## flow/run.sh

```bash
#!/bin/bash
# the make line also repeats each setting of config.mk as NAME=value (left out here)
make -C /OpenROAD-flow-scripts/flow DESIGN_CONFIG=/design/flow/config.mk WORK_HOME=/design/flow/orfs CLKGATE_MAP_FILE= finish
```

## flow/config.mk

```make
export PLATFORM = sky130hd
export DESIGN_NAME = solver
export DESIGN_NICKNAME = solver
export VERILOG_FILES = /design/flow/design.v
export SDC_FILE = /design/flow/constraint.sdc
export NUM_CORES = 4
export LEC_CHECK = 0
export CAP_MARGIN = 20
export CORE_MARGIN = 2
export CORE_UTILIZATION = 53
export CTS_CLUSTER_SIZE = 99
export SLEW_MARGIN = 20
```

## flow/constraint.sdc

```tcl
create_clock -name core_clock -period 7.02 [get_ports {clk}]
set_input_delay 1.4040 -clock core_clock [delete_from_list [all_inputs] [get_ports {clk}]]
set_output_delay 1.4040 -clock core_clock [all_outputs]
set_load 0.01 [all_outputs]
```

## flow/design.v

```verilog
module solver (
    input clk,
    input reset,
    input insert,
    input advance,
    input [3:0] value,
    output [40:0] solution
);
(* mem2reg *)
reg [40:0] counts [9];
assign solution =
    counts[0] + counts[1] + counts[2]
    + counts[3] + counts[4] + counts[5]
    + counts[6] + counts[7] + counts[8];
always @(posedge clk) begin
    if (reset) begin
        for (integer i = 0; i < 9; i = i + 1) begin
            counts[i] <= 0;
        end
    end if (insert) begin
        counts[value] <= counts[value] + 1;
    end if (advance) begin
        for (integer i = 1; i < 7; i = i + 1) begin
            counts[i - 1] <= counts[i];
        end
        counts[6] <= counts[7] + counts[0];
        counts[7] <= counts[8];
        counts[8] <= counts[0];
    end
end
endmodule
```

==> flow_metrics.tcl, run 1 <==
# implementation run metrics
set metrics [dict create \
    aoi_share 0.253 \
    die_area_um2 58600 \
    slew_viol_final 0 \
    finalPower_w 0.0218 \
    cp_slowest_cell "fa_1" \
    pin_count 49 \
    num-fill-cells 4873 \
    warning_count 40 \
    antenna_found_initial 5 \
    crit_chain "inv_2 > fa_1 > inv_2 > fa_1 > fa_1 > inv_2 > fa_1 > inv_2 > ha_4 > buf_6 > buf_6 > nand4_1 > a211oi_2 > buf_4 > buf_6 > o21ai_4 > a211oi_4 > o2111ai_2 > buf_6 > buf_12 > a211oi_4 > o31ai_4 > o211ai_1 > buf_2" \
    timing_worst_setup_path_type "reg -> out" \
    critPathTopFamily "adder cells" \
    cts_tree "built" \
    worst_slack_ns -0.300 \
    muxShareOfSynthArea 0.0190 \
    outcome "failed layout checks" \
    ys_sh_simple 0.139 \
    powerClk_w 0.00233 \
    yosysTopAreaCell "dfxtp_1" \
    seq_power_share 0.115 \
    min_from "counts[1][18]" \
    synth.top_cell.area_share 0.246 \
    syn-cell-area_um2 30000 \
    clock_skew_ns 0.0318 \
    flop_area_um2 7410 \
    dieWidth_um 242 \
    ys.flop_type "dfxtp_1" \
    ys_area_um2 30000 \
    hold_viol_final 0 \
    gp_congestion 1.02 \
    r2r_start "counts[0][4]" \
    portBuffers 48 \
    core_um2 56200 \
    synthCells 3480 \
    fp_util 0.535 \
    power.density_nw_per_um2 609 \
    setup_viol 15 \
    yosys.area_share.adder 0.219 \
    wl_per_cell_um 26.9 \
    numClockSinks 369 \
    critPathLaunchType "flop" \
    syn_nets 3847 \
    grt_remaining_overflow 0 \
    viasPerCell 6.50 \
    pwr-share-clk 0.107 \
    internal_power_w 0.0114 \
    maxCapViolations 0 \
    endpoint_kind "primary output" \
    fin_crit_ns 7.32 \
    synth-edff-count 0 \
    ant_nets 0 \
    hold_path_class "reg -> reg" \
    clock_latency_ns 0.61 \
    yosysUniqueCellTypes 108 \
    drc 0 \
    drt_iter0_drc 3663 \
    grt_use_total 0.411 \
    ir_drop_mv 1.32 \
    comb_cell_power_w 0.0170 \
    cts_buffers 45 \
    cts_root_buf "clkbuf_16" \
    hpwl_mm 84.9 \
    logic_area_um2 20800 \
    crit_start "counts[2][5]" \
    dieHeight_um 242 \
    p_leak_nw 15.4 \
    p_switching_w 0.0104 \
    reg2reg_slack_ns 2.28 \
    synthTopCellsByCount "inv_1, dfxtp_1, fa_1, nand2_1, a21oi_1" \
    r2r_end "counts[6][39]" \
    worst_r2r_path_depth 12 \
    via_count 29610 \
    ctsHtreeMaxLevel 2 \
    fin_nets 4130 \
    drt_wl_total_mm 122 \
    synth_top_cell_by_count "inv_1" \
    worstSetupEndpoint "solution[39]" \
    ys_cells 3480 \
    area_growth_pct 19.3 \
    path_clk_slew_ns 0.06 \
    yosys.stat.seqShare 0.246 \
    worstPathRequired_ns 5.62 \
    worstHoldPathCells 2 \
    rsz0062_at_grt "true" \
    cts_max_path_buffers 3 \
    failed_checks "negative setup slack" \
    whs_ns 0.503 \
    period_used_share 1.04 \
    synthArstFlopShare 0 \
    min_to "counts[0][18]" \
    grt_max_degree 229 \
    seq_cell_power_w 0.00251 \
    fmax_ghz 0.137 \
    cp_max_fo 3 \
    syn_area_per_cell_um2 8.63 \
    worstMarginPinSlew_ns 1.24 \
    crit_buf_inv 11 \
    num_rows 87 \
    relSlewSlack 0.173 \
    ys_warn_count 1 \
    power.share.combinational 0.778 \
    grt_pass1_wl_mm 183 \
    sw_frac_of_total 0.479 \
    xor_share 0.0407 \
    worst-path-stages 24 \
    critPathArrivalTime_ns 5.92 \
    top_power_group "combinational logic" \
    synth.ff_latch_count 369 \
    grt_pass1_vias 28829 \
    topCombFamilyByArea "AND-OR/OR-AND gates" \
    area_leaders "dfxtp_1, fa_1, inv_1, a21oi_1, o21ai_0" \
    critical-path-max-stage-delay_ns 0.54 \
    firstDrtPassIters 8 \
]
[repair_timing]
action,CTS,global route
pin swaps,61,51
hold buffers,0,0
buffers inserted,22,19
resized,185,80
endpoints found under the setup margin,31,29
endpoints found under the hold margin,0,0
[stage by stage]
stage	TNS, ns	cells	utilization	setup slack [ns]	area, um^2
6_report	-2.20	4552	0.638	-0.300	35800
2_1_floorplan	0	3480	-	0.257	30000
5_1_grt	-5.09	4551	0.638	-0.434	35800
4_1_cts	-1.92	4537	0.632	-0.242	35500
3_5_place_dp	-8.21	4444	0.597	-0.937	33500
3_3_place_gp	-7.00	4444	0.597	-0.917	33500
[metal layers]
layer	wire, um	part of all wire	GRT usage
met1	48900	0.40	0.572
met2	52700	0.43	0.613
met3	14300	0.12	0.0869
met4	6510	0.053	0.188
met5	27	0.00022	0
[final cells by class]
class,count,share of cell area
clock buffer,65,0.0375
tap,756,0.0264
inverter,383,0.0403
multi-input combinational,2487,0.582
clock inverter,14,0.00224
timing repair buffer,477,0.105
antenna,1,0.0000699
sequential,369,0.207
==> run 2: changes to the inputs <==
- ABC_AREA: unset -> 1
- CORE_UTILIZATION: 53 -> 72
- CTS_CLUSTER_DIAMETER: unset -> 400
- PLACE_DENSITY: unset -> 0.41
- SETUP_SLACK_MARGIN: unset -> 1.4
- TNS_END_PERCENT: unset -> 15
- clock period: 7.02 -> 5.85 ns (I/O delays scaled with it)
==> run 2 against run 1 <==
Effect of this change: the flow now stops in 5_1_grt; synthesized area grew 9.0%; die area shrank 19%; synthesized cell count grew 43%.
==> flow_metrics.tcl, run 2 <==
# collected from the flow reports
set metrics [dict create \
    outcome "stopped before the end" \
    lastStage "5_1_grt" \
    firstError "[ERROR GRT-0232] Routing congestion too high. Check the congestion heatmap in the GUI." \
    synthArstFlopShare 0 \
    dieHeight_um 217 \
    syn-cell-area_um2 32800 \
    hpwl_mm 95.7 \
    synth.top_cell.area_share 0.226 \
    die_area_um2 47200 \
    synth_top_cell_by_count "nand2_1" \
    dieWidth_um 217 \
    syn_area_per_cell_um2 6.57 \
    synth.ff_latch_count 369 \
    cts_buffers 7 \
    yosysTopAreaCell "dfxtp_1" \
    yosys.stat.seqShare 0.226 \
    num_rows 78 \
    numClockSinks 369 \
    ys_area_um2 32800 \
    core_um2 45100 \
    topCombFamilyByArea "simple AND/OR/NAND/NOR gates" \
    xor_share 0.0211 \
    ys_warn_count 1 \
    muxShareOfSynthArea 0.000306 \
    synth-edff-count 0 \
    ys.flop_type "dfxtp_1" \
    fp_util 0.726 \
    hold_buffers 0 \
    gp_congestion 1.13 \
    grt_remaining_overflow 94 \
    grt_use_total 0.778 \
    dp_cells 5915 \
    pin_count 49 \
    aoi_share 0.160 \
    portBuffers 48 \
    yosys.area_share.adder 0.201 \
    ctsHtreeMaxLevel 1 \
    yosysUniqueCellTypes 55 \
    area_leaders "dfxtp_1, nand2_1, fa_1, inv_1, a21oi_1" \
    cts_max_path_buffers 3 \
    ys_sh_simple 0.290 \
    synthCells 4982 \
    ys_cells 4982 \
    syn_nets 5349 \
    synthTopCellsByCount "nand2_1, inv_1, nor2_1, dfxtp_1, a21oi_1" \
    cts_root_buf "clkbuf_16" \
]
[run 2: repair_timing]
action / 4_1_cts
hold endpoints to repair: 0
resized: 404
endpoints found under the setup margin: 282
buffers inserted: 27
pin swaps: 83
[run 2: routing by layer]
metal / GRT usage / GRT overflow
met1: 0.812 / 15
met2: 0.926 / 48
met3: 0.641 / 5
met4: 0.671 / 26
met5: 0.459 / 0
[run 2: stage by stage]
step	hold WS, ns	TNS (ns)	utilization	worst slack (ns)	cell area, um^2
4_1_cts	0.475	-9.16	0.855	-0.554	38600
3_5_place_dp	0.447	-5.39	0.831	-0.824	37500
3_3_place_gp	0.437	-3.14	0.831	-0.722	37500
2_1_floorplan	0.425	0	-	0.818	33200
==> run 3: changes to the inputs <==
- ABC_AREA: 1 -> 0
- CELL_PAD_IN_SITES_GLOBAL_PLACEMENT: unset -> 1
- CORE_ASPECT_RATIO: unset -> 0.53
- CORE_MARGIN: 2 -> 8
- CORE_UTILIZATION: 72 -> 49
- CTS_CLUSTER_DIAMETER: 400 -> unset
- CTS_CLUSTER_SIZE: 99 -> 98
- GPL_ROUTABILITY_DRIVEN: unset -> 1
- MIN_ROUTING_LAYER: unset -> met2
- PLACE_DENSITY: 0.41 -> unset
- PLACE_DENSITY_LB_ADDON: unset -> 0.18
- SETUP_SLACK_MARGIN: 1.4 -> 2.88
- TNS_END_PERCENT: 15 -> 20
- clock period: 5.85 -> 10.7 ns (I/O delays scaled with it)
==> run 3 against run 2 <==
Effect of this change: the run again fails in 5_1_grt; synthesized cell count decreased by 30%; die area is 48% higher; synthesized area is 8.3% lower.
==> flow_metrics.tcl, run 3 <==
# collected from the flow reports
set metrics [dict create \
    core_um2 60900 \
    muxShareOfSynthArea 0.0190 \
    dieHeight_um 196 \
    synth-edff-count 0 \
    synth.top_cell.area_share 0.246 \
    lastStage "5_1_grt" \
    synth.ff_latch_count 369 \
    yosysUniqueCellTypes 108 \
    grt_remaining_overflow 10 \
    yosysTopAreaCell "dfxtp_1" \
    hpwl_mm 89.6 \
    ys_warn_count 1 \
    ys_area_um2 30000 \
    grt_use_total 0.632 \
    topCombFamilyByArea "AND-OR/OR-AND gates" \
    area_leaders "dfxtp_1, fa_1, inv_1, a21oi_1, o21ai_0" \
    ys_cells 3480 \
    synth_top_cell_by_count "inv_1" \
    ctsHtreeMaxLevel 2 \
    cts_root_buf "clkbuf_16" \
    cts_max_path_buffers 3 \
    pin_count 49 \
    yosys.stat.seqShare 0.246 \
    syn_area_per_cell_um2 8.63 \
    ys.flop_type "dfxtp_1" \
    xor_share 0.0407 \
    aoi_share 0.253 \
    portBuffers 48 \
    outcome "stopped before the end" \
    firstError "[ERROR GRT-0116] Global routing finished with congestion. Check the congestion regions in the DRC Viewer." \
    yosys.area_share.adder 0.219 \
    die_area_um2 69900 \
    synthTopCellsByCount "inv_1, dfxtp_1, fa_1, nand2_1, a21oi_1" \
    numClockSinks 369 \
    synthCells 3480 \
    dieWidth_um 356 \
    fp_util 0.493 \
    synthArstFlopShare 0 \
    ys_sh_simple 0.139 \
    syn_nets 3847 \
    cts_buffers 40 \
    num_rows 66 \
    gp_congestion 1.18 \
    syn-cell-area_um2 30000 \
]
-- run 3: stage by stage --
stage	std cells	setup WS, ns	utilization	hold slack, ns	area, um^2
4_1_cts	4257	2.43	0.542	0.491	33000
3_5_place_dp	4172	1.55	0.511	0.494	31100
3_3_place_gp	4172	1.61	0.510	0.481	31100
2_1_floorplan	3480	3.20	-	0.447	30000
-- run 3: routing by layer --
layer / overflow / GRT usage
met1: - / -
met2: 0 / 0.646
met3: 8 / 0.809
met4: 0 / 0.330
met5: 2 / 0.571
-- run 3: what timing repair did --
action / in CTS
hold buffers: 0
setup buffers: 15
pin swaps: 29
endpoints found under the setup margin: 30
hold endpoints to repair: 0
gates resized: 131
==> run 4: changes to the inputs <==
- CELL_PAD_IN_SITES_DETAIL_PLACEMENT: unset -> 0
- CELL_PAD_IN_SITES_GLOBAL_PLACEMENT: 1 -> 0
- CORE_ASPECT_RATIO: 0.53 -> 1.31
- CORE_MARGIN: 8 -> 2
- CORE_UTILIZATION: 49 -> 72
- CTS_CLUSTER_SIZE: 98 -> 40
- GPL_TIMING_DRIVEN: unset -> 1
- MAX_ROUTING_LAYER: unset -> met4
- MIN_ROUTING_LAYER: met2 -> unset
- PLACE_DENSITY_LB_ADDON: 0.18 -> 0.01
- SETUP_SLACK_MARGIN: 2.88 -> -0.21
- TNS_END_PERCENT: 20 -> 40
- clock period: 10.7 -> 7.11 ns (I/O delays scaled with it)
==> run 4 against run 3 <==
Effect of this change: the layout now fails its checks (negative setup slack); synthesized cell count unchanged; synthesized area unchanged; die area down 38%.
==> flow_metrics.tcl, run 4 <==
# implementation run metrics
set metrics [dict create \
    outcome "failed layout checks" \
    r2r_start "counts[7][14]" \
    synthTopCellsByCount "inv_1, dfxtp_1, fa_1, nand2_1, a21oi_1" \
    area_growth_pct 15.3 \
    syn-cell-area_um2 30000 \
    firstDrtPassIters 13 \
    num-fill-cells 2330 \
    setup_viol 24 \
    crit_chain "inv_1 > fa_1 > inv_1 > fa_1 > fa_1 > inv_1 > fa_1 > inv_1 > ha_4 > nand2_1 > buf_4 > o21ai_0 > a221o_1 > a31oi_1 > buf_4 > o41ai_4 > a211o_1 > a31o_4 > a31oi_4 > xnor2_1 > buf_2" \
    logic_area_um2 20600 \
    worstHoldPathCells 2 \
    grt_pass1_wl_mm 186 \
    area_leaders "dfxtp_1, fa_1, inv_1, a21oi_1, o21ai_0" \
    endpoint_kind "primary output" \
    critical-path-max-stage-delay_ns 0.57 \
    ant_nets 0 \
    synth.top_cell.area_share 0.246 \
    final.setup.tns_ns -8.46 \
    hpwl_mm 79.9 \
    ctsHtreeMaxLevel 2 \
    flop_area_um2 7400 \
    timing_worst_setup_path_type "reg -> out" \
    gp_congestion 1.09 \
    top_power_group "combinational logic" \
    p_leak_nw 14.9 \
    pin_count 49 \
    internal_power_w 0.0103 \
    grt_remaining_overflow 0 \
    drt_wl_total_mm 125 \
    hold_viol_final 0 \
    cts_buffers 40 \
    yosysTopAreaCell "dfxtp_1" \
    die_area_um2 43400 \
    dieHeight_um 238 \
    synthArstFlopShare 0 \
    ys.flop_type "dfxtp_1" \
    hold_path_class "reg -> reg" \
    dieWidth_um 182 \
    min_to "counts[0][12]" \
    cp_max_fo 4 \
    hold_buffers 0 \
    worstMarginPinSlew_ns 1.27 \
    syn_area_per_cell_um2 8.63 \
    worst_r2r_path_depth 12 \
    dp_cells 4161 \
    cts_tree "built" \
    path_clk_slew_ns 0.06 \
    r2r_end "counts[6][39]" \
    powerClk_w 0.00228 \
    clock_latency_ns 0.60 \
    portBuffers 48 \
    slew_viol_final 0 \
    yosysUniqueCellTypes 108 \
    power.density_nw_per_um2 570 \
    rsz0062_at_grt "true" \
    grt_max_degree 139 \
    yosys.stat.seqShare 0.246 \
    warning_count 41 \
    cts_max_path_buffers 3 \
    muxShareOfSynthArea 0.0190 \
    relSlewSlack 0.152 \
    final_cells 4249 \
    sw_frac_of_total 0.479 \
    xor_share 0.0407 \
    failed_checks "negative setup slack" \
    maxCapViolations 0 \
    p_switching_w 0.00946 \
    crit_start "counts[0][19]" \
    seq_power_share 0.126 \
    fmax_ghz 0.126 \
    fp_util 0.730 \
    topCombFamilyByArea "AND-OR/OR-AND gates" \
    ys_sh_simple 0.139 \
    cts_root_buf "clkbuf_16" \
    critPathLaunchType "flop" \
    seq_cell_power_w 0.00249 \
    syn_nets 3847 \
    ys_cells 3480 \
    worstPathRequired_ns 5.69 \
    worst-path-stages 21 \
    antenna_found_initial 5 \
    worst_slack_ns -0.796 \
    clock_skew_ns 0.0279 \
    ys_warn_count 1 \
    synthCells 3480 \
    cp_slowest_cell "fa_1" \
    synth-edff-count 0 \
    comb_cell_power_w 0.0150 \
    num_rows 85 \
    worstSetupEndpoint "solution[40]" \
    viasPerCell 7.50 \
    critPathTopFamily "adder cells" \
    yosys.area_share.adder 0.219 \
    ir_drop_mv 1.86 \
    drc 0 \
    fin_nets 4055 \
    whs_ns 0.498 \
    via_count 31864 \
    pwr-share-clk 0.115 \
    period_used_share 1.11 \
    drt_iter0_drc 6035 \
    synth.ff_latch_count 369 \
    grt_pass1_vias 32331 \
    fin_crit_ns 7.91 \
    numClockSinks 369 \
    core_um2 41200 \
    crit_buf_inv 7 \
    ys_area_um2 30000 \
    synth_top_cell_by_count "inv_1" \
    reg2reg_slack_ns 2.61 \
    critPathArrivalTime_ns 6.48 \
    fin_util 0.842 \
    wl_per_cell_um 29.5 \
    power.share.combinational 0.758 \
    min_from "counts[1][12]" \
    aoi_share 0.253 \
    grt_use_total 0.585 \
]
[run 4: timing repair]
item | 4_1_cts | 5_1_grt
pin swaps | 20 | 37
endpoints found under the setup margin | 26 | 22
buffers inserted | 6 | 10
gates cloned | 0 | 0
resized | 84 | 67
[run 4: layer usage]
layer  routed length (um)  global-route usage  part of all wire  vias to the layer above
met5                    0                   -                 0                        -
met4                14600               0.498              0.12                        0
met3                19700               0.230              0.16                     1245
met2                52000               0.832              0.42                     3150
met1                38800               0.638              0.31                    14678
li1                     -                   -                 -                    12791
[run 4: area by class of cell]
type                       instances  area share
clock buffer                      57      0.0342
antenna                            9    0.000650
timing repair buffer             407      0.0904
tap                              522      0.0189
multi-input combinational       2487       0.596
clock inverter                    15     0.00527
inverter                         383      0.0416
sequential                       369       0.214
[run 4: through the flow]
| step | power [W] | cell area, um^2 | worst slack, ns |
|---|---|---|---|
| final | 0.0198 | 34600 | -0.796 |
| after global routing | 0.0205 | 34600 | -0.864 |
| after CTS | 0.0181 | 34400 | -0.333 |
| after detailed placement | 0.0155 | 32800 | -0.991 |
| after global placement | 0.0151 | 32800 | -0.879 |
| after floorplan | 0.00944 | 30000 | 0.329 |
==> run 5: changes to the inputs <==
- ABC_AREA: 0 -> 1
- CELL_PAD_IN_SITES_DETAIL_PLACEMENT: 0 -> 2
- CELL_PAD_IN_SITES_GLOBAL_PLACEMENT: 0 -> 1
- CORE_UTILIZATION: 72 -> 32
- GPL_ROUTABILITY_DRIVEN: 1 -> 0
- MAX_ROUTING_LAYER: met4 -> unset
- PLACE_DENSITY_LB_ADDON: 0.01 -> 0.08
- SETUP_SLACK_MARGIN: -0.21 -> 1.04
- clock period: 7.11 -> 6.2 ns (I/O delays scaled with it)
==> run 5 against run 4 <==
Effect of this change: cell area rose by 18%; largest power group unchanged; wire length increased by 49%; the layout still fails its checks (negative setup slack); synthesized area increased by 9.0%; highest routed layer is now met5; combinational power is 55% lower.
==> flow_metrics.tcl, run 5 <==
# implementation run metrics
set metrics [dict create \
    timing_worst_setup_path_type "reg -> out" \
    p_switching_w 0.00554 \
    ys_area_um2 32800 \
    cts_tree "built" \
    aoi_share 0.160 \
    clock_latency_ns 0.64 \
    numClockSinks 369 \
    cp_common_cell "inv_1" \
    drt_wl_total_mm 187 \
    period_used_share 1.06 \
    comb_cell_power_w 0.00676 \
    min_from "counts[2][32]" \
    dieHeight_um 370 \
    fin_crit_ns 6.57 \
    crit_start "counts[0][16]" \
    grt_remaining_overflow 0 \
    die_area_um2 105000 \
    grt_pass1_wl_mm 267 \
    warning_count 37 \
    top_power_group "combinational logic" \
    critPathArrivalTime_ns 5.33 \
    drt_iter0_drc 2186 \
    synthCells 4982 \
    ir_drop_mv 0.194 \
    grt_max_degree 184 \
    ctsHtreeMaxLevel 2 \
    synth_top_cell_by_count "nand2_1" \
    portBuffers 48 \
    rsz0062_at_grt "true" \
    reg2reg_slack_ns 2.14 \
    cts_buffers 49 \
    viasPerCell 5.52 \
    hold_viol_final 0 \
    drc 0 \
    outcome "failed layout checks" \
    worst_slack_ns -0.373 \
    wl_per_cell_um 27.9 \
    yosysUniqueCellTypes 55 \
    maxCapViolations 0 \
    syn-cell-area_um2 32800 \
    power.density_nw_per_um2 307 \
    xor_share 0.0211 \
    worst_r2r_path_depth 13 \
    area_growth_pct 25.1 \
    critical-path-max-stage-delay_ns 0.54 \
    powerClk_w 0.00308 \
    hpwl_mm 130 \
    final.setup.tns_ns -4.75 \
    power.share.combinational 0.538 \
    via_count 36979 \
    cp_max_fo 4 \
    sw_frac_of_total 0.441 \
    diodes 0 \
    worst-path-stages 20 \
    whs_ns 0.458 \
    dieWidth_um 284 \
    grt_pass1_vias 39893 \
    seq_power_share 0.216 \
    place_area_um2 37700 \
    p_leak_nw 18.3 \
    worstSetupEndpoint "solution[39]" \
    seq_cell_power_w 0.00272 \
    area_leaders "dfxtp_1, nand2_1, fa_1, inv_1, a21oi_1" \
    syn_nets 5349 \
    slew_viol_final 0 \
    worstHoldPathCells 2 \
    synthTopCellsByCount "nand2_1, inv_1, nor2_1, dfxtp_1, a21oi_1" \
    fmax_ghz 0.152 \
    relSlewSlack 0.193 \
    critPathTopFamily "adder cells" \
    failed_checks "negative setup slack" \
    crit_buf_inv 7 \
    pin_count 49 \
    ys_sh_simple 0.290 \
    synth-edff-count 0 \
    worstMarginPinSlew_ns 1.21 \
    ys_warn_count 1 \
    core_um2 102000 \
    antenna_found_initial 4 \
    setup_viol 26 \
    topCombFamilyByArea "simple AND/OR/NAND/NOR gates" \
    ys_cells 4982 \
    synthArstFlopShare 0 \
    fin_area_um2 41000 \
    crit_chain "inv_1 > fa_1 > inv_1 > fa_1 > fa_1 > inv_1 > fa_1 > inv_1 > ha_4 > nand2_1 > o21ai_0 > inv_1 > nor2_1 > buf_4 > o31ai_4 > nand3_2 > nand2_2 > nand2_2 > xor2_1 > buf_2" \
    path_clk_slew_ns 0.06 \
    synth.ff_latch_count 369 \
    fin_util 0.403 \
    synth.top_cell.area_share 0.226 \
    r2r_end "counts[6][28]" \
    endpoint_kind "primary output" \
    yosys.area_share.adder 0.201 \
    firstDrtPassIters 5 \
    internal_power_w 0.00702 \
    ant_nets 0 \
    syn_area_per_cell_um2 6.57 \
    cts_root_buf "clkbuf_16" \
    yosys.stat.seqShare 0.226 \
    cp_slowest_cell "fa_1" \
    yosysTopAreaCell "dfxtp_1" \
    critPathLaunchType "flop" \
    clock_skew_ns 0.0287 \
    r2r_start "counts[0][0]" \
    hold_path_class "reg -> reg" \
    muxShareOfSynthArea 0.000306 \
    ys.flop_type "dfxtp_1" \
    fp_util 0.322 \
    cts_max_path_buffers 3 \
    num_rows 134 \
    grt_use_total 0.342 \
    worstPathRequired_ns 4.96 \
    pwr-share-clk 0.245 \
    place_ws_ns -0.216 \
    fin_nets 5666 \
    min_to "counts[1][32]" \
]
[run 5: routing by layer]
layer,GRT usage,up-vias,wire [um]
met5,0,-,13
met4,0.223,2,14700
met3,0.0408,467,7460
met2,0.594,998,90800
met1,0.399,19088,73700
li1,-,16424,-
[run 5: final cells by class]
cell class | instances | area [um^2]
multi-input cells | 3743 | 23600
well taps | 1360 | 1700
flip-flops and latches | 369 | 7450
inverters | 637 | 2410
clock buffers | 82 | 1570
clock inverters | 7 | 91.3
fillers | 12198 | 60600
repair buffers | 499 | 4150
[run 5: metrics by stage]
stage                     total power (W)  cells
after floorplan                   0.00543   4982
after CTS                          0.0118   6676
after global placement            0.00825   6571
after detailed placement          0.00839   6571
final                              0.0126   6697
after global routing               0.0131   6697
[run 5: repair_timing]
| item | CTS | global route |
|---|---|---|
| hold buffers | 0 | 0 |
| setup buffers | 16 | 21 |
| pin swaps | 59 | 57 |
| setup endpoints to repair | 39 | 49 |
| gates resized | 369 | 192 |
==> run 6: changes to the inputs <==
- ABC_AREA: 1 -> unset
- CELL_PAD_IN_SITES_DETAIL_PLACEMENT: 2 -> unset
- CELL_PAD_IN_SITES_GLOBAL_PLACEMENT: 1 -> unset
- CORE_ASPECT_RATIO: 1.31 -> unset
- CORE_UTILIZATION: 32 -> 40
- CTS_CLUSTER_SIZE: 40 -> unset
- GPL_ROUTABILITY_DRIVEN: 0 -> unset
- GPL_TIMING_DRIVEN: 1 -> unset
- PLACE_DENSITY_LB_ADDON: 0.08 -> unset
- SETUP_SLACK_MARGIN: 1.04 -> unset
- TNS_END_PERCENT: 40 -> unset
- clock period: 6.2 -> 9.0 ns (I/O delays scaled with it)
==> run 6 against run 5 <==
Effect of this change: the run now finishes clean; die area decreased by 26%; count of clock-buffer cells in the layout is 16 lower; global-route usage down 4.5 points; power rose by 11%; synthesized cell count is 30% lower; register-to-register slack improved by 2.4 ns; clock skew rose by 0.0034 ns; hold slack improved by 0.022 ns; sequential cell count unchanged; sequential share of layout area increased by 4.3 points; via count decreased by 26%; critical path type unchanged; largest power group unchanged.
==> flow_metrics.tcl, run 6 <==
# implementation run metrics
set metrics [dict create \
    worstHoldPathCells 2 \
    crit_start "counts[0][2]" \
    sw_frac_of_total 0.482 \
    powerClk_w 0.00190 \
    worstMarginPinSlew_ns 1.19 \
    crit_buf_inv 7 \
    drc 0 \
    wl_per_cell_um 26.4 \
    top_layer "met4" \
    post_cts_buffers 0 \
    cts_root_buf "clkbuf_16" \
    met1Wirelength_mm 48.2 \
    area_leaders "dfxtp_1, fa_1, inv_1, a21oi_1, o21ai_0" \
    gp_congestion 0.965 \
    hold_path_class "reg -> reg" \
    comb_cell_power_w 0.0100 \
    firstDrtPassIters 7 \
    drt_iter0_drc 3513 \
    worst_r2r_path_depth 14 \
    fp_util 0.403 \
    synthCells 3480 \
    worstPathRequired_ns 7.20 \
    wl_met3_mm 12.2 \
    syn-cell-area_um2 30000 \
    pin_count 49 \
    critPathTopFamily "adder cells" \
    worstSetupEndpoint "solution[40]" \
    grt_remaining_overflow 0 \
    syn_area_per_cell_um2 8.63 \
    synthArstFlopShare 0 \
    critical-path-max-stage-delay_ns 0.55 \
    slew_viol_final 0 \
    min_from "counts[1][7]" \
    aoi_share 0.253 \
    power.share.combinational 0.719 \
    relSlewSlack 0.205 \
    final.setup.tns_ns 0 \
    muxShareOfSynthArea 0.0190 \
    outcome "complete, no violations" \
    ys.flop_type "dfxtp_1" \
    topCombFamilyByArea "AND-OR/OR-AND gates" \
    pwr-share-clk 0.137 \
    fin_nets 3770 \
    numClockSinks 369 \
    ir_drop_mv 0.584 \
    num_rows 100 \
    warning_count 32 \
    seq_cell_power_w 0.00200 \
    p_leak_nw 13.5 \
    grt_pass1_vias 26303 \
    grt_pass1_wl_mm 174 \
    hold_viol_final 0 \
    synthTopCellsByCount "inv_1, dfxtp_1, fa_1, nand2_1, a21oi_1" \
    drt_wl_total_mm 116 \
    diodes 0 \
    path_clk_slew_ns 0.06 \
    cts_max_path_buffers 3 \
    ys_cells 3480 \
    yosys.area_share.adder 0.219 \
    syn_nets 3847 \
    fin_util 0.440 \
    endpoint_kind "primary output" \
    synth.top_cell.area_share 0.246 \
    maxCapViolations 0 \
    p_switching_w 0.00671 \
    clock_skew_ns 0.0321 \
    finalPower_w 0.0139 \
    cp_max_fo 5 \
    top_power_group "combinational logic" \
    antenna_found_initial 1 \
    ys_warn_count 1 \
    yosysTopAreaCell "dfxtp_1" \
    cts_tree "built" \
    whs_ns 0.479 \
    hpwl_mm 80.5 \
    hold_buffers 0 \
    rsz0062_at_grt "false" \
    die_area_um2 77300 \
    synth-edff-count 0 \
    dieWidth_um 278 \
    portBuffers 48 \
    via_count 27369 \
    seq_power_share 0.144 \
    ys_area_um2 30000 \
    reg2reg_slack_ns 4.58 \
    met2_wirelength_mm 50.2 \
    ant_nets 0 \
    area_growth_pct 9.16 \
    period_used_share 0.966 \
    critPathLaunchType "flop" \
    cp_slowest_cell "clkdlybuf4s50_1" \
    r2r_start "counts[0][0]" \
    grt_max_degree 213 \
    critPathArrivalTime_ns 6.89 \
    power.density_nw_per_um2 424 \
    synth.ff_latch_count 369 \
    internal_power_w 0.00721 \
    fin_crit_ns 8.69 \
    cts_buffers 46 \
    r2r_end "counts[6][40]" \
    viasPerCell 6.21 \
    crit_chain "inv_1 > fa_1 > inv_1 > fa_1 > fa_1 > inv_1 > fa_1 > inv_1 > ha_1 > fa_1 > a211oi_1 > o21bai_1 > nor2_1 > o41ai_1 > buf_4 > a31oi_4 > o41ai_1 > buf_4 > a211o_1 > a31o_2 > a31oi_1 > xnor2_1 > clkdlybuf4s50_1" \
    setup_viol 0 \
    xor_share 0.0407 \
    ctsHtreeMaxLevel 2 \
    grt_use_total 0.297 \
    clock_latency_ns 0.62 \
    yosys.stat.seqShare 0.246 \
    min_to "counts[0][7]" \
    synth_top_cell_by_count "inv_1" \
    ys_sh_simple 0.139 \
    fmax_ghz 0.115 \
    worst-path-stages 23 \
    core_um2 74400 \
    cp_common_cell "fa_1" \
    timing_worst_setup_path_type "reg -> out" \
    dieHeight_um 278 \
    yosysUniqueCellTypes 108 \
]
run 6: area by class of cell:
cell class                 count  area (um^2)
clock inverter                16          174
tap                          969         1210
multi-input combinational   2487        20300
inverter                     383         1440
clock buffer                  66         1310
fill                        7312        41700
sequential                   369         7390
timing repair buffer         116          991
run 6: layer usage:
layer  global-route usage  vias up
li1                     -    12216
met1                0.409    13323
met2                0.448     1525
met3               0.0631      305
met4                0.129        0
met5                    0        -
run 6: per-stage QoR:
step	instances	area [um^2]	setup WS (ns)
2_1_floorplan	3480	30000	1.84
3_3_place_gp	4324	31300	0.512
3_5_place_dp	4324	31300	0.572
4_1_cts	4406	32800	0.156
5_1_grt	4406	32800	0.0136
6_report	4406	32800	0.309
run 6: repair_timing:
item	CTS	global route
gates cloned	0	0
gates resized	2	4
pin swaps	0	0
endpoints found under the setup margin	2	3
==> run 7: changes to the inputs <==
- CORE_UTILIZATION: 40 -> 70
- MAX_ROUTING_LAYER: unset -> met4
- PLACE_DENSITY_LB_ADDON: unset -> 0.01
- SETUP_SLACK_MARGIN: unset -> 1.82
- clock period: 9.0 -> 6.27 ns (I/O delays scaled with it)
==> run 7 against run 6 <==
Effect of this change: the flow now stops in 5_1_grt; die area is 42% lower; synthesized area stayed put; synthesized cell count stayed put.
==> flow_metrics.tcl, run 7 <==
# collected from the flow reports
set metrics [dict create \
    portBuffers 48 \
    topCombFamilyByArea "AND-OR/OR-AND gates" \
    numClockSinks 369 \
    yosysTopAreaCell "dfxtp_1" \
    synthCells 3480 \
    synth.ff_latch_count 369 \
    ctsHtreeMaxLevel 2 \
    area_leaders "dfxtp_1, fa_1, inv_1, a21oi_1, o21ai_0" \
    gp_congestion 1.06 \
    xor_share 0.0407 \
    lastStage "5_1_grt" \
    syn_nets 3847 \
    synthTopCellsByCount "inv_1, dfxtp_1, fa_1, nand2_1, a21oi_1" \
    dieWidth_um 211 \
    fp_util 0.713 \
    ys_sh_simple 0.139 \
    pin_count 49 \
    yosys.stat.seqShare 0.246 \
    cts_root_buf "clkbuf_16" \
    ys_cells 3480 \
    hpwl_mm 86.4 \
    num_rows 75 \
    die_area_um2 44600 \
    outcome "stopped before the end" \
    synth.top_cell.area_share 0.246 \
    core_um2 42100 \
    syn_area_per_cell_um2 8.63 \
    ys.flop_type "dfxtp_1" \
    syn-cell-area_um2 30000 \
    hold_buffers 0 \
    ys_warn_count 1 \
    dieHeight_um 211 \
    aoi_share 0.253 \
    ys_area_um2 30000 \
    muxShareOfSynthArea 0.0190 \
    synthArstFlopShare 0 \
    place_area_um2 34500 \
    synth_top_cell_by_count "inv_1" \
    cts_max_path_buffers 3 \
    yosys.area_share.adder 0.219 \
    yosysUniqueCellTypes 108 \
    cts_buffers 43 \
    synth-edff-count 0 \
]
run 7: through the flow:
| step | hold slack [ns] | setup slack [ns] | total power (W) | cells | util |
|---|---|---|---|---|---|
| after floorplan | 0.447 | 0.353 | 0.0122 | 3480 | - |
| after global placement | 0.492 | -0.541 | 0.0203 | 4347 | 0.820 |
| after detailed placement | 0.504 | -0.773 | 0.0211 | 4347 | 0.820 |
| after CTS | 0.511 | -0.922 | 0.0250 | 4446 | 0.869 |
run 7: repair_timing:
| action | in CTS |
|---|---|
| setup buffers | 22 |
| setup endpoints to repair | 280 |
| resized | 278 |
| pin swaps | 64 |
==> run 8: changes to the inputs <==
- ABC_AREA: unset -> 1
- CELL_PAD_IN_SITES_DETAIL_PLACEMENT: unset -> 2
- CELL_PAD_IN_SITES_GLOBAL_PLACEMENT: unset -> 2
- CORE_UTILIZATION: 70 -> 50
- CTS_CLUSTER_SIZE: unset -> 11
- GPL_ROUTABILITY_DRIVEN: unset -> 0
- MIN_ROUTING_LAYER: unset -> met2
- PLACE_DENSITY_LB_ADDON: 0.01 -> unset
- SETUP_SLACK_MARGIN: 1.82 -> unset
- clock period: 6.27 -> 9.99 ns (I/O delays scaled with it)
==> run 8 against run 7 <==
Effect of this change: die area up 52%; synthesized area up 9.0%; the flow stops in 3_1_place_gp_skip_io; synthesized cell count up 43%.
==> flow_metrics.tcl, run 8 <==
# collected from the flow reports
set metrics [dict create \
    outcome "stopped before the end" \
    lastStage "3_1_place_gp_skip_io" \
    firstError "[ERROR GPL-0301] Utilization 102.512 % exceeds 100%." \
    synth.top_cell.area_share 0.226 \
    synthArstFlopShare 0 \
    ys_cells 4982 \
    ys_warn_count 1 \
    syn_area_per_cell_um2 6.57 \
    synth-edff-count 0 \
    synth.ff_latch_count 369 \
    dieHeight_um 260 \
    synthCells 4982 \
    ys_area_um2 32800 \
    yosysTopAreaCell "dfxtp_1" \
    core_um2 64600 \
    topCombFamilyByArea "simple AND/OR/NAND/NOR gates" \
    synthTopCellsByCount "nand2_1, inv_1, nor2_1, dfxtp_1, a21oi_1" \
    muxShareOfSynthArea 0.000306 \
    ys.flop_type "dfxtp_1" \
    fp_util 0.507 \
    num_rows 93 \
    xor_share 0.0211 \
    syn_nets 5349 \
    die_area_um2 67600 \
    area_leaders "dfxtp_1, nand2_1, fa_1, inv_1, a21oi_1" \
    ys_sh_simple 0.290 \
    synth_top_cell_by_count "nand2_1" \
    yosys.stat.seqShare 0.226 \
    yosysUniqueCellTypes 55 \
    syn-cell-area_um2 32800 \
    aoi_share 0.160 \
    dieWidth_um 260 \
    yosys.area_share.adder 0.201 \
]
==> run 9: changes to the inputs <==
- ABC_AREA: 1 -> 0
- CELL_PAD_IN_SITES_DETAIL_PLACEMENT: 2 -> 0
- CELL_PAD_IN_SITES_GLOBAL_PLACEMENT: 2 -> 0
- CORE_ASPECT_RATIO: unset -> 1.31
- CORE_UTILIZATION: 50 -> 70
- CTS_CLUSTER_SIZE: 11 -> 40
- GPL_ROUTABILITY_DRIVEN: 0 -> 1
- GPL_TIMING_DRIVEN: unset -> 1
- MIN_ROUTING_LAYER: met2 -> unset
- PLACE_DENSITY_LB_ADDON: unset -> 0.08
- SETUP_SLACK_MARGIN: unset -> 1.04
- TNS_END_PERCENT: unset -> 40
- clock period: 9.99 -> 7.11 ns (I/O delays scaled with it)
==> run 9 against run 8 <==
Effect of this change: the layout now fails its checks (negative setup slack); die area decreased by 34%; synthesized cell count is 30% lower; synthesized area is 8.3% lower.
==> flow_metrics.tcl, run 9 <==
# implementation run metrics
set metrics [dict create \
    cts_buffers 39 \
    cts_tree "built" \
    setup_viol 12 \
    slew_viol_final 0 \
    top_power_group "combinational logic" \
    relSlewSlack 0.137 \
    grt_use_total 0.544 \
    ys.flop_type "dfxtp_1" \
    syn_nets 3847 \
    crit_start "counts[0][2]" \
    grt_pass1_vias 30441 \
    finalPower_w 0.0191 \
    min_to "counts[0][18]" \
    clock_skew_ns 0.0209 \
    syn_area_per_cell_um2 8.63 \
    worst_slack_ns -0.395 \
    hold_viol_final 0 \
    aoi_share 0.253 \
    internal_power_w 0.0101 \
    pin_count 49 \
    gp_congestion 1.13 \
    r2r_end "counts[6][39]" \
    synth.ff_latch_count 369 \
    synth-edff-count 0 \
    ys_sh_simple 0.139 \
    comb_cell_power_w 0.0144 \
    outcome "failed layout checks" \
    via_count 30639 \
    critical-path-max-stage-delay_ns 0.55 \
    pwr-share-clk 0.115 \
    reg2reg_slack_ns 2.60 \
    area_growth_pct 15.3 \
    yosysUniqueCellTypes 108 \
    yosys.stat.seqShare 0.246 \
    seq_power_share 0.130 \
    portBuffers 48 \
    grt_pass1_wl_mm 176 \
    fmax_ghz 0.133 \
    drc 0 \
    synthCells 3480 \
    critPathTopFamily "adder cells" \
    min_from "counts[1][18]" \
    yosys.area_share.adder 0.219 \
    endpoint_kind "primary output" \
    rsz0062_at_grt "true" \
    ctsHtreeMaxLevel 2 \
    viasPerCell 7.17 \
    clock_latency_ns 0.58 \
    dieWidth_um 185 \
    crit_buf_inv 9 \
    hold_path_class "reg -> reg" \
    wl_per_cell_um 27.4 \
    num_rows 86 \
    numClockSinks 369 \
    worst_r2r_path_depth 12 \
    dp_cells 4174 \
    period_used_share 1.06 \
    muxShareOfSynthArea 0.0190 \
    synth.top_cell.area_share 0.246 \
    worstPathRequired_ns 5.69 \
    powerClk_w 0.00220 \
    ant_nets 0 \
    grt_remaining_overflow 0 \
    worst-path-stages 25 \
    antenna_found_initial 5 \
    die_area_um2 44600 \
    cp_slowest_cell "fa_1" \
    maxCapViolations 0 \
    ys_cells 3480 \
    worstHoldPathCells 2 \
    timing_worst_setup_path_type "reg -> out" \
    fin_nets 4031 \
    critPathLaunchType "flop" \
    warning_count 38 \
    yosysTopAreaCell "dfxtp_1" \
    syn-cell-area_um2 30000 \
    p_switching_w 0.00903 \
    xor_share 0.0407 \
    final_cells 4271 \
    hold_buffers 0 \
    p_leak_nw 14.9 \
    whs_ns 0.498 \
    r2r_start "counts[0][4]" \
    path_clk_slew_ns 0.06 \
    fp_util 0.712 \
    grt_max_degree 264 \
    fin_util 0.821 \
    topCombFamilyByArea "AND-OR/OR-AND gates" \
    seq_cell_power_w 0.00249 \
    worstSetupEndpoint "solution[40]" \
    firstDrtPassIters 9 \
    sw_frac_of_total 0.472 \
    ir_drop_mv 2.37 \
    drt_iter0_drc 4566 \
    synthArstFlopShare 0 \
    ys_warn_count 1 \
    dieHeight_um 241 \
    failed_checks "negative setup slack" \
    ys_area_um2 30000 \
    drt_wl_total_mm 117 \
    num-fill-cells 2678 \
    cts_max_path_buffers 3 \
    cp_max_fo 3 \
    critPathArrivalTime_ns 6.08 \
    cts_root_buf "clkbuf_16" \
    power.density_nw_per_um2 552 \
    place_area_um2 32700 \
    power.share.combinational 0.754 \
    core_um2 42200 \
    hpwl_mm 79.5 \
    synth_top_cell_by_count "inv_1" \
    area_leaders "dfxtp_1, fa_1, inv_1, a21oi_1, o21ai_0" \
    fin_area_um2 34600 \
    synthTopCellsByCount "inv_1, dfxtp_1, fa_1, nand2_1, a21oi_1" \
    fin_crit_ns 7.51 \
    worstMarginPinSlew_ns 1.29 \
]
## run 9: metal layers
layer / vias up / GRT usage / routed length, um
li1: 12734 / - / -
met1: 14254 / 0.608 / 37200
met2: 2652 / 0.782 / 50400
met3: 999 / 0.180 / 16900
met4: 0 / 0.462 / 12600
met5: - / - / 0
## run 9: cell type report
class | count | area, um^2 | area share
multi-input cells | 2487 | 20800 | 0.600
flip-flops and latches | 369 | 7400 | 0.214
repair buffers | 384 | 2960 | 0.0853
inverters | 383 | 1440 | 0.0416
clock buffers | 57 | 1180 | 0.0340
well taps | 572 | 716 | 0.0207
clock inverters | 11 | 158 | 0.00455
diodes | 8 | 20.0 | 0.000578
## run 9: what timing repair did
action	CTS	global route
buffers inserted	6	14
hold endpoints to repair	0	0
pin swaps	22	59
setup endpoints to repair	35	34
resized	122	118
cloned	0	0
## run 9: stage by stage
step           TNS [ns]  setup slack (ns)
2_1_floorplan         0              1.01
3_3_place_gp     -0.734            -0.223
3_5_place_dp      -1.91            -0.344
4_1_cts           -3.11            -0.413
5_1_grt           -4.64            -0.548
6_report          -2.66            -0.395
==> run 10: changes to the inputs <==
- ABC_AREA: 0 -> unset
- CELL_PAD_IN_SITES_DETAIL_PLACEMENT: 0 -> unset
- CELL_PAD_IN_SITES_GLOBAL_PLACEMENT: 0 -> unset
- CORE_ASPECT_RATIO: 1.31 -> 0.63
- CORE_MARGIN: 2 -> 10
- CORE_UTILIZATION: 70 -> 50
- CTS_CLUSTER_DIAMETER: unset -> 263
- CTS_CLUSTER_SIZE: 40 -> 86
- GPL_ROUTABILITY_DRIVEN: 1 -> unset
- MIN_ROUTING_LAYER: unset -> met2
- PLACE_DENSITY_LB_ADDON: 0.08 -> 0.12
- SETUP_SLACK_MARGIN: 1.04 -> unset
- TNS_END_PERCENT: 40 -> unset
- clock period: 7.11 -> 12.0 ns (I/O delays scaled with it)
==> run 10 against run 9 <==
Effect of this change: the flow now stops in 5_1_grt; synthesized cell count stayed put; die area is 58% higher; synthesized area stayed put.
==> flow_metrics.tcl, run 10 <==
# collected from the flow reports
set metrics [dict create \
    aoi_share 0.253 \
    firstError "[ERROR GRT-0116] Global routing finished with congestion. Check the congestion regions in the DRC Viewer." \
    yosysUniqueCellTypes 108 \
    syn_area_per_cell_um2 8.63 \
    post_cts_buffers 0 \
    ctsHtreeMaxLevel 1 \
    cts_buffers 8 \
    ys_warn_count 1 \
    dieHeight_um 215 \
    yosys.stat.seqShare 0.246 \
    pin_count 49 \
    portBuffers 48 \
    outcome "stopped before the end" \
    ys_sh_simple 0.139 \
    area_leaders "dfxtp_1, fa_1, inv_1, a21oi_1, o21ai_0" \
    lastStage "5_1_grt" \
    synth.ff_latch_count 369 \
    cts_resized 0 \
    ys_cells 3480 \
    hold_buffers 0 \
    hpwl_mm 87.1 \
    grt_remaining_overflow 11 \
    cts_max_path_buffers 3 \
    topCombFamilyByArea "AND-OR/OR-AND gates" \
    numClockSinks 369 \
    synth-edff-count 0 \
    yosysTopAreaCell "dfxtp_1" \
    place_ws_ns 2.49 \
    syn-cell-area_um2 30000 \
    die_area_um2 70500 \
    synthArstFlopShare 0 \
    synthCells 3480 \
    syn_nets 3847 \
    cts_root_buf "clkbuf_16" \
    synth.top_cell.area_share 0.246 \
    ys.flop_type "dfxtp_1" \
    fp_util 0.504 \
    dieWidth_um 329 \
    muxShareOfSynthArea 0.0190 \
    num_rows 71 \
    ys_area_um2 30000 \
    yosys.area_share.adder 0.219 \
    xor_share 0.0407 \
    grt_use_total 0.642 \
    gp_congestion 1.21 \
    core_um2 59600 \
    synth_top_cell_by_count "inv_1" \
    synthTopCellsByCount "inv_1, dfxtp_1, fa_1, nand2_1, a21oi_1" \
]
## run 10: routing by layer
metal  track usage  GRT overflow
met1             -             -
met2         0.658             0
met3         0.807            11
met4         0.341             0
met5             -             -
## run 10: metrics by stage
stage | area, um^2 | util | total power (W) | cells
global placement | 31100 | 0.522 | 0.00843 | 4160
floorplan | 30000 | - | 0.00559 | 3480
CTS | 31400 | 0.526 | 0.00910 | 4171
detailed placement | 31100 | 0.522 | 0.00852 | 4161
==> run 11: changes to the inputs <==
- ABC_AREA: unset -> 1
- CORE_ASPECT_RATIO: 0.63 -> unset
- CORE_MARGIN: 10 -> 2
- CORE_UTILIZATION: 50 -> 72
- CTS_CLUSTER_DIAMETER: 263 -> 340
- CTS_CLUSTER_SIZE: 86 -> 96
- GPL_TIMING_DRIVEN: 1 -> unset
- MAX_ROUTING_LAYER: met4 -> unset
- MIN_ROUTING_LAYER: met2 -> unset
- PLACE_DENSITY: unset -> 0.39
- PLACE_DENSITY_LB_ADDON: 0.12 -> unset
- SETUP_SLACK_MARGIN: unset -> 1.49
- TNS_END_PERCENT: unset -> 10
- clock period: 12.0 -> 5.03 ns (I/O delays scaled with it)
==> run 11 against run 10 <==
Effect of this change: the flow again stops in 5_1_grt; die area is 33% lower; synthesized area is 9.0% higher; synthesized cell count is 43% higher.
==> flow_metrics.tcl, run 11 <==
# collected from the flow reports
set metrics [dict create \
    grt_use_total 0.890 \
    syn_area_per_cell_um2 6.57 \
    dieHeight_um 217 \
    place_area_um2 38700 \
    cts_root_buf "clkbuf_16" \
    pin_count 49 \
    grt_remaining_overflow 519 \
    ys.flop_type "dfxtp_1" \
    yosys.area_share.adder 0.201 \
    dp_cells 6057 \
    topCombFamilyByArea "simple AND/OR/NAND/NOR gates" \
    gp_congestion 1.11 \
    core_um2 45100 \
    muxShareOfSynthArea 0.000306 \
    fp_util 0.726 \
    die_area_um2 47200 \
    dieWidth_um 217 \
    synthCells 4982 \
    synth.ff_latch_count 369 \
    syn-cell-area_um2 32800 \
    firstError "[ERROR GRT-0232] Routing congestion too high. Check the congestion heatmap in the GUI." \
    cts_max_path_buffers 3 \
    numClockSinks 369 \
    ctsHtreeMaxLevel 1 \
    yosys.stat.seqShare 0.226 \
    synth_top_cell_by_count "nand2_1" \
    synth.top_cell.area_share 0.226 \
    xor_share 0.0211 \
    lastStage "5_1_grt" \
    outcome "stopped before the end" \
    ys_warn_count 1 \
    num_rows 78 \
    area_leaders "dfxtp_1, nand2_1, fa_1, inv_1, a21oi_1" \
    ys_sh_simple 0.290 \
    synthTopCellsByCount "nand2_1, inv_1, nor2_1, dfxtp_1, a21oi_1" \
    hold_buffers 0 \
    ys_area_um2 32800 \
    yosysUniqueCellTypes 55 \
    yosysTopAreaCell "dfxtp_1" \
    cts_buffers 7 \
    aoi_share 0.160 \
    syn_nets 5349 \
    hpwl_mm 98.4 \
    portBuffers 48 \
    synthArstFlopShare 0 \
    synth-edff-count 0 \
    ys_cells 4982 \
]
## run 11: repair_timing
item / in CTS
gates cloned: 0
setup buffers: 23
endpoints found under the setup margin: 392
endpoints found under the hold margin: 0
pin swaps: 85
resized: 409
## run 11: metrics by stage
stage | util | TNS (ns) | setup WS (ns)
after floorplan | - | 0 | 0.162
after global placement | 0.858 | -22.84 | -1.28
after detailed placement | 0.858 | -26.04 | -1.37
after CTS | 0.882 | -33.15 | -1.18
## run 11: metal layers
metal / GRT overflow / global-route usage
met5: 10 / 0.664
met4: 145 / 0.872
met3: 68 / 0.798
met2: 232 / 0.994
met1: 64 / 0.889
==> run 12: changes to the inputs <==
- CTS_CLUSTER_SIZE: 96 -> 14
- SETUP_SLACK_MARGIN: 1.49 -> unset
- TNS_END_PERCENT: 10 -> unset
==> run 12 against run 11 <==
Effect of this change: synthesized cell count unchanged; die area did not move; the run again fails in 5_1_grt; synthesized area unchanged.
==> flow_metrics.tcl, run 12 <==
# collected from the flow reports
set metrics [dict create \
    dieHeight_um 217 \
    synth.top_cell.area_share 0.226 \
    die_area_um2 47200 \
    aoi_share 0.160 \
    synth-edff-count 0 \
    muxShareOfSynthArea 0.000306 \
    ys_area_um2 32800 \
    syn-cell-area_um2 32800 \
    synth_top_cell_by_count "nand2_1" \
    place_area_um2 38500 \
    syn_area_per_cell_um2 6.57 \
    num_rows 78 \
    xor_share 0.0211 \
    ys.flop_type "dfxtp_1" \
    hpwl_mm 95.3 \
    core_um2 45100 \
    lastStage "5_1_grt" \
    yosys.stat.seqShare 0.226 \
    dieWidth_um 217 \
    synthCells 4982 \
    firstError "[ERROR GRT-0232] Routing congestion too high. Check the congestion heatmap in the GUI." \
    synthArstFlopShare 0 \
    cts_buffers 30 \
    place_ws_ns -1.24 \
    ys_cells 4982 \
    gp_congestion 1.15 \
    yosysUniqueCellTypes 55 \
    synthTopCellsByCount "nand2_1, inv_1, nor2_1, dfxtp_1, a21oi_1" \
    ctsHtreeMaxLevel 1 \
    yosys.area_share.adder 0.201 \
    ys_warn_count 1 \
    grt_remaining_overflow 524 \
    fp_util 0.726 \
    portBuffers 48 \
    synth.ff_latch_count 369 \
    area_leaders "dfxtp_1, nand2_1, fa_1, inv_1, a21oi_1" \
    cts_max_path_buffers 3 \
    numClockSinks 369 \
    ys_sh_simple 0.290 \
    cts_root_buf "clkbuf_16" \
    syn_nets 5349 \
    yosysTopAreaCell "dfxtp_1" \
    pin_count 49 \
    outcome "stopped before the end" \
    topCombFamilyByArea "simple AND/OR/NAND/NOR gates" \
    grt_use_total 0.892 \
]
==> run 12: what timing repair did <==
item,CTS
resized,346
pin swaps,71
buffers inserted,14
hold buffers,0
endpoints found under the setup margin,39
==> run 12: metrics by stage <==
step	cells	hold slack (ns)	setup TNS, ns
detailed placement	6068	0.439	-26.76
CTS	6109	0.459	-30.85
floorplan	4982	0.425	-0.0340
global placement	6068	0.434	-23.08
==> run 12: routing by layer <==
metal	GRT overflow	global-route usage
met1	62	0.884
met4	148	0.881
met2	237	0.994
met5	12	0.655
met3	65	0.810
==> run 13: changes to the inputs <==
- ABC_AREA: 1 -> 0
- CAP_MARGIN: 20 -> 10
- CELL_PAD_IN_SITES_DETAIL_PLACEMENT: unset -> 0
- CELL_PAD_IN_SITES_GLOBAL_PLACEMENT: unset -> 1
- CORE_ASPECT_RATIO: unset -> 1.31
- CTS_CLUSTER_DIAMETER: 340 -> 363
- CTS_CLUSTER_SIZE: 14 -> 40
- GPL_ROUTABILITY_DRIVEN: unset -> 0
- GPL_TIMING_DRIVEN: unset -> 1
- PLACE_DENSITY: 0.39 -> unset
- SETUP_SLACK_MARGIN: unset -> 1.22
- TNS_END_PERCENT: unset -> 90
- clock period: 5.03 -> 4.64 ns (I/O delays scaled with it)
==> run 13 against run 12 <==
Effect of this change: the flow stops in 3_1_place_gp_skip_io; synthesized cell count decreased by 30%; synthesized area fell by 8.3%; die area is 8.1% lower.
==> flow_metrics.tcl, run 13 <==
# collected from the flow reports
set metrics [dict create \
    ys_warn_count 1 \
    yosysTopAreaCell "dfxtp_1" \
    die_area_um2 43400 \
    ys_area_um2 30000 \
    dieHeight_um 238 \
    ys_sh_simple 0.139 \
    synth.ff_latch_count 369 \
    area_leaders "dfxtp_1, fa_1, inv_1, a21oi_1, o21ai_0" \
    yosys.stat.seqShare 0.246 \
    dieWidth_um 182 \
    muxShareOfSynthArea 0.0190 \
    synth.top_cell.area_share 0.246 \
    firstError "[ERROR GPL-0301] Utilization 109.418 % exceeds 100%." \
    fp_util 0.730 \
    outcome "stopped before the end" \
    topCombFamilyByArea "AND-OR/OR-AND gates" \
    ys.flop_type "dfxtp_1" \
    yosys.area_share.adder 0.219 \
    synthCells 3480 \
    syn_area_per_cell_um2 8.63 \
    lastStage "3_1_place_gp_skip_io" \
    yosysUniqueCellTypes 108 \
    synthTopCellsByCount "inv_1, dfxtp_1, fa_1, nand2_1, a21oi_1" \
    synth_top_cell_by_count "inv_1" \
    ys_cells 3480 \
    syn_nets 3847 \
    aoi_share 0.253 \
    synth-edff-count 0 \
    xor_share 0.0407 \
    core_um2 41200 \
    synthArstFlopShare 0 \
    syn-cell-area_um2 30000 \
    num_rows 85 \
]
==> run 14: changes to the inputs <==
- ABC_AREA: 0 -> unset
- CAP_MARGIN: 10 -> 20
- CELL_PAD_IN_SITES_DETAIL_PLACEMENT: 0 -> unset
- CELL_PAD_IN_SITES_GLOBAL_PLACEMENT: 1 -> unset
- CORE_ASPECT_RATIO: 1.31 -> unset
- CTS_CLUSTER_DIAMETER: 363 -> unset
- CTS_CLUSTER_SIZE: 40 -> 14
- GPL_ROUTABILITY_DRIVEN: 0 -> unset
- GPL_TIMING_DRIVEN: 1 -> unset
- SETUP_SLACK_MARGIN: 1.22 -> unset
- TNS_END_PERCENT: 90 -> unset
- clock period: 4.64 -> 4.34 ns (I/O delays scaled with it)
==> run 14 against run 13 <==
Effect of this change: the run fails in 5_1_grt; synthesized cell count did not move; synthesized area unchanged; die area barely moved.
==> flow_metrics.tcl, run 14 <==
# collected from the flow reports
set metrics [dict create \
    ys.flop_type "dfxtp_1" \
    cts_buffers 42 \
    ctsHtreeMaxLevel 2 \
    core_um2 41000 \
    synthCells 3480 \
    cts_max_path_buffers 3 \
    yosysTopAreaCell "dfxtp_1" \
    die_area_um2 43400 \
    yosys.stat.seqShare 0.246 \
    synthArstFlopShare 0 \
    ys_area_um2 30000 \
    muxShareOfSynthArea 0.0190 \
    synth-edff-count 0 \
    xor_share 0.0407 \
    ys_warn_count 1 \
    synth_top_cell_by_count "inv_1" \
    ys_cells 3480 \
    grt_remaining_overflow 104 \
    gp_congestion 1.11 \
    num_rows 74 \
    cts_root_buf "clkbuf_16" \
    firstError "[ERROR GRT-0232] Routing congestion too high. Check the congestion heatmap in the GUI." \
    hold_buffers 0 \
    area_leaders "dfxtp_1, fa_1, inv_1, a21oi_1, o21ai_0" \
    synthTopCellsByCount "inv_1, dfxtp_1, fa_1, nand2_1, a21oi_1" \
    hpwl_mm 90.7 \
    grt_use_total 0.818 \
    syn_nets 3847 \
    yosys.area_share.adder 0.219 \
    dieHeight_um 208 \
    synth.ff_latch_count 369 \
    lastStage "5_1_grt" \
    aoi_share 0.253 \
    pin_count 49 \
    portBuffers 48 \
    outcome "stopped before the end" \
    topCombFamilyByArea "AND-OR/OR-AND gates" \
    dieWidth_um 208 \
    fp_util 0.732 \
    yosysUniqueCellTypes 108 \
    dp_cells 4571 \
    numClockSinks 369 \
    synth.top_cell.area_share 0.246 \
    ys_sh_simple 0.139 \
    syn_area_per_cell_um2 8.63 \
    syn-cell-area_um2 30000 \
]
## run 14: what timing repair did
| item | in CTS |
|---|---|
| setup endpoints to repair | 39 |
| pin swaps | 70 |
| gates resized | 239 |
| setup buffers | 37 |
## run 14: metrics by stage
step | area [um^2] | worst slack [ns] | TNS (ns) | power [W] | hold WS [ns]
after floorplan | 30400 | -1.19 | -22.27 | 0.0177 | 0.447
after global placement | 36300 | -2.01 | -54.45 | 0.0290 | 0.491
after detailed placement | 36300 | -2.11 | -63.50 | 0.0302 | 0.525
after CTS | 38000 | -2.39 | -65.68 | 0.0344 | 0.533
## run 14: per-layer routing
layer,GRT overflow,GRT usage
met1,4,0.824
met5,1,0.458
met3,11,0.718
met4,50,0.786
met2,38,0.939
==> run 15: changes to the inputs <==
- CTS_CLUSTER_SIZE: 14 -> 67
- MAX_ROUTING_LAYER: unset -> met4
- PLACE_DENSITY_LB_ADDON: unset -> 0.01
- SETUP_SLACK_MARGIN: unset -> -0.45
- clock period: 4.34 -> 6.27 ns (I/O delays scaled with it)
==> run 15 against run 14 <==
Effect of this change: now fails the layout checks on negative setup slack; synthesized area unchanged; synthesized cell count is the same; die area unchanged.
==> flow_metrics.tcl, run 15 <==
# implementation run metrics
set metrics [dict create \
    outcome "failed layout checks" \
    failed_checks "negative setup slack" \
    syn_area_per_cell_um2 8.63 \
    setup_viol 34 \
    final_cells 4446 \
    topCombFamilyByArea "AND-OR/OR-AND gates" \
    cp_common_cell "inv_1" \
    worstHoldPathCells 2 \
    maxCapViolations 0 \
    top_power_group "combinational logic" \
    area_growth_pct 20.9 \
    yosys.stat.seqShare 0.246 \
    synthCells 3480 \
    ys_sh_simple 0.139 \
    cp_max_fo 2 \
    place_area_um2 34100 \
    path_clk_slew_ns 0.07 \
    p_switching_w 0.0129 \
    worstMarginPinSlew_ns 1.27 \
    drc 0 \
    syn-cell-area_um2 30000 \
    critPathArrivalTime_ns 6.52 \
    fin_util 0.886 \
    aoi_share 0.253 \
    ir_drop_mv 2.15 \
    fin_area_um2 36300 \
    drt_wl_total_mm 128 \
    gp_congestion 1.19 \
    viasPerCell 7.37 \
    hold_viol_final 0 \
    comb_cell_power_w 0.0203 \
    muxShareOfSynthArea 0.0190 \
    firstDrtPassIters 15 \
    die_area_um2 43400 \
    internal_power_w 0.0129 \
    dieHeight_um 208 \
    portBuffers 48 \
    power.density_nw_per_um2 708 \
    pin_count 49 \
    drt_iter0_drc 6118 \
    wl_per_cell_um 28.7 \
    cp_slowest_cell "a311oi_4" \
    cts_root_buf "clkbuf_16" \
    num-fill-cells 1996 \
    dieWidth_um 208 \
    crit_chain "inv_1 > fa_1 > inv_1 > fa_2 > fa_1 > inv_1 > fa_1 > inv_1 > ha_2 > fa_2 > a211oi_4 > o21bai_4 > nor2_4 > buf_4 > o21bai_1 > a21oi_2 > o21ai_2 > a21o_1 > a21o_4 > a311oi_4 > xnor2_2 > buf_2" \
    r2r_start "counts[0][4]" \
    fin_nets 4238 \
    critPathTopFamily "adder cells" \
    crit_buf_inv 6 \
    worst_slack_ns -1.50 \
    reg2reg_slack_ns 1.34 \
    dp_cells 4343 \
    fin_crit_ns 7.77 \
    ys_warn_count 1 \
    hold_buffers 0 \
    ys.flop_type "dfxtp_1" \
    slew_viol_final 0 \
    grt_pass1_vias 32605 \
    synthArstFlopShare 0 \
    clock_latency_ns 0.62 \
    clock_skew_ns 0.0244 \
    seq_power_share 0.108 \
    synth.ff_latch_count 369 \
    hold_path_class "reg -> reg" \
    min_from "counts[1][18]" \
    synthTopCellsByCount "inv_1, dfxtp_1, fa_1, nand2_1, a21oi_1" \
    grt_pass1_wl_mm 187 \
    grt_remaining_overflow 0 \
    cts_buffers 43 \
    worstSetupEndpoint "solution[22]" \
    critPathLaunchType "flop" \
    ant_nets 0 \
    worst_r2r_path_depth 12 \
    critical-path-max-stage-delay_ns 0.72 \
    powerClk_w 0.00262 \
    crit_start "counts[0][1]" \
    area_leaders "dfxtp_1, fa_1, inv_1, a21oi_1, o21ai_0" \
    ctsHtreeMaxLevel 2 \
    seq_cell_power_w 0.00279 \
    fp_util 0.732 \
    r2r_end "counts[6][39]" \
    synth_top_cell_by_count "inv_1" \
    synth.top_cell.area_share 0.246 \
    cts_tree "built" \
    pwr-share-clk 0.102 \
    xor_share 0.0407 \
    yosys.area_share.adder 0.219 \
    worst-path-stages 22 \
    relSlewSlack 0.150 \
    p_leak_nw 15.9 \
    yosysTopAreaCell "dfxtp_1" \
    numClockSinks 369 \
    cts_max_path_buffers 3 \
    num_rows 74 \
    period_used_share 1.24 \
    core_um2 41000 \
    sw_frac_of_total 0.500 \
    timing_worst_setup_path_type "reg -> out" \
    ys_area_um2 30000 \
    min_to "counts[0][18]" \
    warning_count 39 \
    rsz0062_at_grt "true" \
    grt_use_total 0.581 \
    hpwl_mm 83.5 \
    grt_max_degree 124 \
    ys_cells 3480 \
    finalPower_w 0.0257 \
    syn_nets 3847 \
    antenna_found_initial 7 \
    worstPathRequired_ns 5.02 \
    yosysUniqueCellTypes 108 \
    power.share.combinational 0.790 \
    endpoint_kind "primary output" \
    via_count 32762 \
    fmax_ghz 0.129 \
    synth-edff-count 0 \
]
## run 15: cell type report
cell class	count	area, um^2	share of cell area
antenna	8	20.0	0.000551
clock buffer	54	1180	0.0324
clock inverter	26	236	0.00651
inverter	383	1440	0.0396
multi-input combinational	2487	20900	0.576
sequential	369	7400	0.204
tap	532	666	0.0183
timing repair buffer	587	4440	0.122
## run 15: layer usage
metal	wire length (um)	up-vias	track usage
met5	0	-	-
met4	12900	0	0.423
met1	40700	15106	0.673
met3	22900	1208	0.244
met2	51000	3292	0.806
li1	-	13156	-
## run 15: per-stage QoR
stage / setup TNS, ns / setup WS (ns) / hold slack [ns]
2_1_floorplan: -0.876 / -0.343 / 0.447
3_3_place_gp: -21.08 / -1.30 / 0.473
3_5_place_dp: -23.17 / -1.53 / 0.484
4_1_cts: -16.31 / -0.858 / 0.491
5_1_grt: -26.06 / -1.45 / 0.543
6_report: -23.32 / -1.50 / 0.482
## run 15: repair_timing
action,4_1_cts,5_1_grt
pin swaps,47,33
gates resized,198,73
setup buffers,21,15
endpoints found under the setup margin,32,31
gates cloned,0,0
No activity file was given, so power comes from the tool's default toggle rates.
